==> flow/design.v (excerpt) <==
module cpu_8b(
    input wire clk,
    input wire rst,
    output wire halt,
    output wire mem_we,
    output wire [7:0] mem_addr,
    output wire [7:0] mem_wdata,
    input wire [7:0] mem_rdata
);
clock: 8.03 ns
lec_check: 0
cap_margin: 40
cell_pad_in_sites_global_placement: 0
core_aspect_ratio: 1.63
core_margin: 6
core_utilization: 45
cts_cluster_diameter: 299
cts_cluster_size: 11
gpl_routability_driven: 1
max_routing_layer: met4
slew_margin: 20
run.sh (not shown) runs the stock make flow with config.mk's settings and CLKGATE_MAP_FILE=.
The first run completed with no timing, DRC or antenna violations.
Rerun with:
- CAP_MARGIN: 40 -> 20
- CELL_PAD_IN_SITES_GLOBAL_PLACEMENT: 0 -> not set
- CORE_ASPECT_RATIO: 1.63 -> not set
- CORE_MARGIN: 6 -> 2
- CORE_UTILIZATION: 45 -> 68
- CTS_CLUSTER_DIAMETER: 299 -> not set
- CTS_CLUSTER_SIZE: 11 -> not set
- GPL_ROUTABILITY_DRIVEN: 1 -> not set
- MAX_ROUTING_LAYER: met4 -> not set
- clock period: 8.03 -> 4.8 ns (I/O delays scaled with it)
=> Combinational power came out higher by well over a third. Final area is about the same. Via count goes up by a few percent. Setup slack loses 1.4 ns. Count of clock-buffer cells in the layout stays the same.
Rerun with:
- CORE_UTILIZATION: 68 -> 40
- clock period: 4.8 -> 5.0 ns (I/O delays scaled with it)
Result: Synthesized area is unchanged. Setup slack improved by 0.032 ns. Sequential share of layout area barely changes.
Rerun with:
- CORE_UTILIZATION: 40 -> 65
- clock period: 5.0 -> 4.1 ns (I/O delays scaled with it)
The new run passed the timing, DRC and antenna checks.
Register-to-register slack degrades by 0.51 ns.
Core utilization grows by 33 points.
Die size shrinks by 37%.

* * *

cpu_8b again, from the RTL that the note above started with.
clock: 4.1 ns
lec_check: 0
cap_margin: 35
core_margin: 2
core_utilization: 72
hold_slack_margin: 0.27
max_routing_layer: met4
setup_slack_margin: -0.31
slew_margin: 20
The first run finished but fails on negative setup slack.
Edit:
--- a/flow/config.mk
+++ b/flow/config.mk
@@ -8 +8,2 @@
-export CAP_MARGIN = 35
+export ABC_AREA = 1
+export CAP_MARGIN = 20
@@ -10,4 +11 @@
-export CORE_UTILIZATION = 72
-export HOLD_SLACK_MARGIN = 0.27
-export MAX_ROUTING_LAYER = met4
-export SETUP_SLACK_MARGIN = -0.31
+export CORE_UTILIZATION = 61
==> flow/constraint.sdc (replaced) <==
create_clock -name core_clock -period 4.32 [get_ports {clk}]
set_input_delay 0.8640 -clock core_clock [delete_from_list [all_inputs] [get_ports {clk}]]
set_output_delay 0.8640 -clock core_clock [all_outputs]
set_load 0.01 [all_outputs]
Effect: The changed run finished with timing, DRC and antenna clean; combinational power drops by a few percent; power shrinks by a little under a tenth; sequential share of layout area rises by 1.5 points; sequential cell count is unchanged; final area drops by a few percent; cell count is higher by roughly a tenth; count of clock-buffer cells in the layout falls by 1; wire length drops by about a fifth; clock skew increases by 4.4 ps; synthesized area came out higher slightly; register-to-register slack gains 1000 ps.

* * *

The RTL this note starts from:
==> flow/design.v <==
module control_unit(
    input wire [7:0] instr,          
    input wire [2:0] state,          
    input wire zf,                   
    input wire reset,                
    output reg [2:0] next_state,     
    output reg pc_we,                
    output reg pc_sel,               
    output reg pc_jmp_sel,           
    output reg [3:0] pc_offset,      
    output reg addr_sel,             
    output reg [3:0] addr_offset,    
    output reg mem_sel,              
    output reg mem_we,               
    output reg [2:0] alu_opcode,     
    output reg alu_sel_a,            
    output reg alu_sel_b,            
    output reg alu_we,               
    output reg zf_we,                
    output reg ir_we,                
    output reg a_sel,                
    output reg a_we,                 
    output reg b_sel,                
    output reg b_we,                 
    output reg halt                  
);
    localparam ADD    = 3'b000;
    localparam AND    = 3'b001;
    localparam NOT    = 3'b010;
    localparam LOAD   = 3'b011;
    localparam STORE  = 3'b100;
    localparam JUMP   = 3'b101;
    localparam JUMPz  = 3'b110;
    localparam HALT   = 3'b111;
    localparam FETCH      = 3'b000; 
    localparam DECODE     = 3'b001;
    localparam EXECUTE    = 3'b010;
    localparam MEMORY     = 3'b011;
    localparam WRITEBACK  = 3'b100;
    localparam HALT_STATE = 3'b101;
    localparam IDLE       = 3'b110;
    always @(*) begin
        pc_we = 0;               
        pc_sel = 0;              
        pc_jmp_sel = 0;          
        pc_offset = 4'b0000;     
        addr_sel = 0;            
        addr_offset = 4'b0000;   
        mem_sel = 0;             
        mem_we = 0;              
        alu_opcode = 3'b000;     
        alu_sel_a = 0;           
        alu_sel_b = 0;           
        alu_we = 0;              
        zf_we = 0;               
        ir_we = 0;               
        a_sel = 0;               
        a_we = 0;                
        b_sel = 0;               
        b_we = 0;                
        halt = 0;                
        next_state = FETCH;      
        if (reset) begin
            next_state = FETCH;      
        end
        else begin
            case (state)
                FETCH: begin                     
                    next_state = DECODE;         
                    pc_we = 1;                   
                    ir_we = 1;                   
                end
                DECODE: begin    
                    case (instr[7:5])       
                        ADD, AND, NOT, JUMP, JUMPz: begin
                            next_state = EXECUTE;       
                        end
                        LOAD, STORE: begin
                            next_state = MEMORY;
                        end
                        HALT: begin
                            next_state = HALT_STATE;
                        end
                    endcase
                end
                EXECUTE: begin                           
                    case (instr[7:5])
                        ADD, AND: begin
                            alu_opcode = instr[7:5];     
                            alu_sel_a = instr[3];        
                            alu_sel_b = instr[2];        
                            alu_we = 1;                  
                            zf_we = 1;                   
                            next_state = WRITEBACK;
                        end
                        NOT: begin
                            alu_opcode = instr[7:5];     
                            alu_sel_a = instr[3];        
                            alu_we = 1;                  
                            zf_we = 1;                   
                            next_state = WRITEBACK;
                        end
                        JUMP: begin
                            pc_jmp_sel = instr[4];       
                            pc_offset = instr[3:0];      
                            pc_sel = 1;                  
                            pc_we = 1;                   
                            next_state = IDLE;
                        end
                        JUMPz: begin
                            if (zf == 1) begin
                                pc_jmp_sel = instr[4];   
                                pc_offset = instr[3:0];  
                                pc_sel = 1;              
                                pc_we = 1;               
                            end
                            next_state = IDLE;
                        end
                    endcase
                end
                MEMORY: begin                                    
                    case (instr[7:5])
                        LOAD: begin
                            addr_offset = instr[3:0];    
                            addr_sel = 1;                
                            next_state = WRITEBACK;
                        end
                        STORE: begin
                            addr_offset = instr[3:0];    
                            addr_sel = 1;                
                            mem_sel = instr[4];          
                            mem_we = 1;                  
                            next_state = IDLE;
                        end
                    endcase
                end
                WRITEBACK: begin                         
                    case (instr[7:5])
                        ADD, AND, NOT: begin
                            if (instr[4] == 0) begin
                                a_sel = 1;               
                                a_we = 1;                
                            end else begin
                                b_sel = 1;               
                                b_we = 1;                
                            end
                            next_state = FETCH;
                        end
                        LOAD: begin
                            if (instr[4] == 0) begin
                                a_we = 1;            
                            end else begin
                                b_we = 1;            
                            end
                            next_state = FETCH;
                        end
                    endcase
                end 
                HALT_STATE: begin
                    halt = 1;
                    next_state = HALT_STATE;
                end
                IDLE: begin
                    next_state = FETCH;
                end
            endcase
        end
    end
endmodule
module alu(
    input wire [2:0] opcode,         
    input wire [7:0] a,              
    input wire [7:0] b,              
    output reg [7:0] y,              
    output reg zf                    
);
    localparam ADD = 3'b000;         
    localparam AND = 3'b001;         
    localparam NOT = 3'b010;         
always @(*) begin
    zf = 0;
    case (opcode)
        ADD: begin             
            y = a + b;
        end
        AND: begin              
            y = a & b;
        end
        NOT: begin              
            y = ~a;
        end
        default: begin               
            y = 8'b00000000;
        end
    endcase
    if (y == 8'b00000000) begin
        zf = 1;
    end
end
endmodule
module register #(
    parameter WIDTH = 8
)(
    input wire clk,                  
    input wire rst,                  
    input wire we,                   
    input wire [WIDTH-1:0] d,        
    output reg [WIDTH-1:0] q         
);
    always @(posedge clk) begin      
        if (rst) begin
            q <= {WIDTH{1'b0}};      
        end else if (we) begin
            q <= d;                  
        end
    end
endmodule
module mux_2to1 (
    input wire [7:0] in0,    
    input wire [7:0] in1,    
    input wire sel,          
    output wire [7:0] out    
);
    assign out = sel ? in1 : in0;
endmodule
module adder(
    input wire [7:0] a,
    input wire [7:0] b,
    output wire [7:0] sum
);
    assign sum = a + b;
endmodule
module zext(
    input wire [3:0] in,
    output wire [7:0] out
);
assign out = {4'b0000, in};
endmodule
module cpu_8b(
    input wire clk,
    input wire rst,
    output wire halt,
    output wire mem_we,
    output wire [7:0] mem_addr,
    output wire [7:0] mem_wdata,
    input wire [7:0] mem_rdata
);
    wire [7:0] mem_d_i;
    wire [7:0] mem_d_o;
    assign mem_wdata = mem_d_i;
    assign mem_d_o = mem_rdata;
    wire [2:0] alu_opcode;
    wire [7:0] alu_a;
    wire [7:0] alu_b;
    wire a_we;
    wire [7:0] a_reg_i;
    wire [7:0] a_reg_o;
    wire b_we;
    wire [7:0] b_reg_i;
    wire [7:0] b_reg_o;
    wire alu_we;
    wire [7:0] alu_res_next;
    wire [7:0] alu_res;
    wire zf_we;
    wire zf_next;
    wire zf;
    wire ir_we;
    wire [7:0] instr;
    wire [2:0] next_state;
    wire [2:0] state;
    wire pc_we;
    wire [7:0] pc_next;
    wire [7:0] pc;
    wire alu_sel_a;
    wire alu_sel_b;
    wire a_sel;
    wire b_sel;
    wire mem_sel;
    wire [7:0] offset_addr;
    wire addr_sel;
    wire [7:0] addr_offset_zext;
    wire [3:0] addr_offset;
    wire [3:0] pc_offset;
    wire [7:0] pc_offset_zext;
    wire [7:0] inc_pc;
    wire [7:0] new_pc;
    wire pc_sel;
    wire [7:0] jmp_reg_val;
    wire pc_jmp_sel;
    control_unit cpu_control(
        .instr(instr),
        .state(state),
        .zf(zf),
        .reset(rst),
        .next_state(next_state),
        .pc_we(pc_we),
        .pc_sel(pc_sel),
        .pc_jmp_sel(pc_jmp_sel),
        .pc_offset(pc_offset),
        .addr_sel(addr_sel),
        .addr_offset(addr_offset),
        .mem_sel(mem_sel),
        .mem_we(mem_we),
        .alu_opcode(alu_opcode),
        .alu_sel_a(alu_sel_a),
        .alu_sel_b(alu_sel_b),
        .alu_we(alu_we),
        .zf_we(zf_we),
        .ir_we(ir_we),
        .a_sel(a_sel),
        .a_we(a_we),
        .b_sel(b_sel),
        .b_we(b_we),
        .halt(halt)
    );
    alu alu_unit(
        .opcode(alu_opcode),
        .a(alu_a),
        .b(alu_b),
        .y(alu_res_next),
        .zf(zf_next)
    );
    register #(.WIDTH(8)) a_register(
        .clk(clk),
        .rst(rst),
        .we(a_we),
        .d(a_reg_i),
        .q(a_reg_o)
    );
    register #(.WIDTH(8)) b_register(
        .clk(clk),
        .rst(rst),
        .we(b_we),
        .d(b_reg_i),
        .q(b_reg_o)
    );
    register #(.WIDTH(8)) alu_register(
        .clk(clk),
        .rst(rst),
        .we(alu_we),
        .d(alu_res_next),
        .q(alu_res)
    );
    register #(.WIDTH(1)) zf_register(
        .clk(clk),
        .rst(rst),
        .we(zf_we),
        .d(zf_next),
        .q(zf)
    );
    register #(.WIDTH(8)) instruction_register(
        .clk(clk),
        .rst(rst),
        .we(ir_we),
        .d(mem_d_o),
        .q(instr)
    );
    register #(.WIDTH(3)) state_register(
        .clk(clk),
        .rst(rst),
        .we(1'b1),
        .d(next_state),
        .q(state)
    );
    register #(.WIDTH(8)) program_counter(
        .clk(clk),
        .rst(rst),
        .we(pc_we),
        .d(pc_next),
        .q(pc)
    );
    mux_2to1 alu_a_mux(
        .in0(a_reg_o),
        .in1(b_reg_o),
        .sel(alu_sel_a),
        .out(alu_a)
    );
    mux_2to1 alu_b_mux(
        .in0(a_reg_o),
        .in1(b_reg_o),
        .sel(alu_sel_b),
        .out(alu_b)
    );
    mux_2to1 a_register_mux(
        .in0(mem_d_o),
        .in1(alu_res),
        .sel(a_sel),
        .out(a_reg_i)
    );
    mux_2to1 b_register_mux(
        .in0(mem_d_o),
        .in1(alu_res),
        .sel(b_sel),
        .out(b_reg_i)
    );
    mux_2to1 mem_data_mux(
        .in0(a_reg_o),
        .in1(b_reg_o),
        .sel(mem_sel),
        .out(mem_d_i)
    );
    mux_2to1 mem_addr_mux(
        .in0(pc),
        .in1(offset_addr),
        .sel(addr_sel),
        .out(mem_addr)
    );
    adder addr_adder(
        .a(addr_offset_zext),
        .b(pc),
        .sum(offset_addr)
    );
    zext addr_zext(
        .in(addr_offset),
        .out(addr_offset_zext)
    );
    zext pc_zext(
        .in(pc_offset),
        .out(pc_offset_zext)
    );
    mux_2to1 pc_mux(
        .in0(inc_pc),
        .in1(new_pc),
        .sel(pc_sel),
        .out(pc_next)
    );
    adder inc_pc_adder(
        .a(pc),
        .b(8'b00000001),
        .sum(inc_pc)
    );
    adder new_pc_adder(
        .a(pc_offset_zext),
        .b(jmp_reg_val),
        .sum(new_pc)
    );
    mux_2to1 jump_mux(
        .in0(a_reg_o),
        .in1(b_reg_o),
        .sel(pc_jmp_sel),
        .out(jmp_reg_val)
    );
endmodule
export LEC_CHECK = 0
export ABC_AREA = 1
export CAP_MARGIN = 20
export CORE_ASPECT_RATIO = 1.07
export CORE_MARGIN = 2
export CORE_UTILIZATION = 72
export CTS_CLUSTER_DIAMETER = 108
export CTS_CLUSTER_SIZE = 80
export GPL_ROUTABILITY_DRIVEN = 1
export GPL_TIMING_DRIVEN = 1
export MAX_ROUTING_LAYER = met4
export PLACE_DENSITY_LB_ADDON = 0.28
export SLEW_MARGIN = 35
create_clock -name core_clock -period 3.22 [get_ports {clk}]
The first run stopped in global routing.
Then changed:
--- a/flow/config.mk
+++ b/flow/config.mk
@@ -10,9 +10,10 @@
 export CORE_ASPECT_RATIO = 1.07
 export CORE_MARGIN = 2
-export CORE_UTILIZATION = 72
+export CORE_UTILIZATION = 71
 export CTS_CLUSTER_DIAMETER = 108
-export CTS_CLUSTER_SIZE = 80
+export CTS_CLUSTER_SIZE = 14
 export GPL_ROUTABILITY_DRIVEN = 1
 export GPL_TIMING_DRIVEN = 1
+export HOLD_SLACK_MARGIN = 0.29
 export MAX_ROUTING_LAYER = met4
 export PLACE_DENSITY_LB_ADDON = 0.28
What happened: With this change the flow finished but failed the layout checks on setup timing; synthesized cell count is unchanged; die area rose by 1.3%; synthesized area does not change.
Then changed:
--- a/flow/config.mk
+++ b/flow/config.mk
@@ -10,11 +10,9 @@
 export CORE_ASPECT_RATIO = 1.07
 export CORE_MARGIN = 2
-export CORE_UTILIZATION = 71
+export CORE_UTILIZATION = 41
 export CTS_CLUSTER_DIAMETER = 108
-export CTS_CLUSTER_SIZE = 14
 export GPL_ROUTABILITY_DRIVEN = 1
-export GPL_TIMING_DRIVEN = 1
-export HOLD_SLACK_MARGIN = 0.29
+export GPL_TIMING_DRIVEN = 0
 export MAX_ROUTING_LAYER = met4
-export PLACE_DENSITY_LB_ADDON = 0.28
+export PLACE_DENSITY_LB_ADDON = 0.15
 export SLEW_MARGIN = 35
==> flow/constraint.sdc (replaced) <==
create_clock -name core_clock -period 5.66 [get_ports {clk}]
set_input_delay 1.1320 -clock core_clock [delete_from_list [all_inputs] [get_ports {clk}]]
set_output_delay 1.1320 -clock core_clock [all_outputs]
set_load 0.01 [all_outputs]
Now the flow completed without violations.
Area after synthesis does not change.
Global-route usage fell by 29 points.
Utilization fell by 43 points.
Synthesized cell count is unchanged.
Die size rose by 69%.
Wire length fell by about 33%.
Register-to-register slack improved by 2.4 ns.
Design area fell by about 10%.
Sequential share of layout area rose by 2.1 points.
Setup slack improved by 0.66 ns.
Clock-buffer cell count fell by 2.
Then changed:
--- a/flow/config.mk
+++ b/flow/config.mk
@@ -10,9 +10,10 @@
 export CORE_ASPECT_RATIO = 1.07
 export CORE_MARGIN = 2
-export CORE_UTILIZATION = 41
+export CORE_UTILIZATION = 72
 export CTS_CLUSTER_DIAMETER = 108
+export CTS_CLUSTER_SIZE = 37
 export GPL_ROUTABILITY_DRIVEN = 1
-export GPL_TIMING_DRIVEN = 0
+export GPL_TIMING_DRIVEN = 1
 export MAX_ROUTING_LAYER = met4
-export PLACE_DENSITY_LB_ADDON = 0.15
+export PLACE_DENSITY = 0.38
 export SLEW_MARGIN = 35
==> flow/constraint.sdc (replaced) <==
create_clock -name core_clock -period 3.21 [get_ports {clk}]
set_input_delay 0.6420 -clock core_clock [delete_from_list [all_inputs] [get_ports {clk}]]
set_output_delay 0.6420 -clock core_clock [all_outputs]
set_load 0.01 [all_outputs]
=> The new run stopped in global routing, error GRT-0232; synthesized cell count stays the same; die size went down by about 40%; area after synthesis is unchanged.
Then changed:
--- a/flow/config.mk
+++ b/flow/config.mk
@@ -10,10 +10,11 @@
 export CORE_ASPECT_RATIO = 1.07
 export CORE_MARGIN = 2
-export CORE_UTILIZATION = 72
-export CTS_CLUSTER_DIAMETER = 108
-export CTS_CLUSTER_SIZE = 37
+export CORE_UTILIZATION = 55
+export CTS_CLUSTER_DIAMETER = 165
+export CTS_CLUSTER_SIZE = 98
 export GPL_ROUTABILITY_DRIVEN = 1
 export GPL_TIMING_DRIVEN = 1
 export MAX_ROUTING_LAYER = met4
-export PLACE_DENSITY = 0.38
+export PLACE_DENSITY_LB_ADDON = 0.15
 export SLEW_MARGIN = 35
+export TNS_END_PERCENT = 30
==> flow/constraint.sdc (replaced) <==
create_clock -name core_clock -period 5.66 [get_ports {clk}]
set_input_delay 1.1320 -clock core_clock [delete_from_list [all_inputs] [get_ports {clk}]]
set_output_delay 1.1320 -clock core_clock [all_outputs]
set_load 0.01 [all_outputs]
=> This time the run completed without violations; synthesized area does not change; synthesized cell count stays the same; die size climbs by 29%.
No activity file was given, so power comes from the tool's default toggle rates.
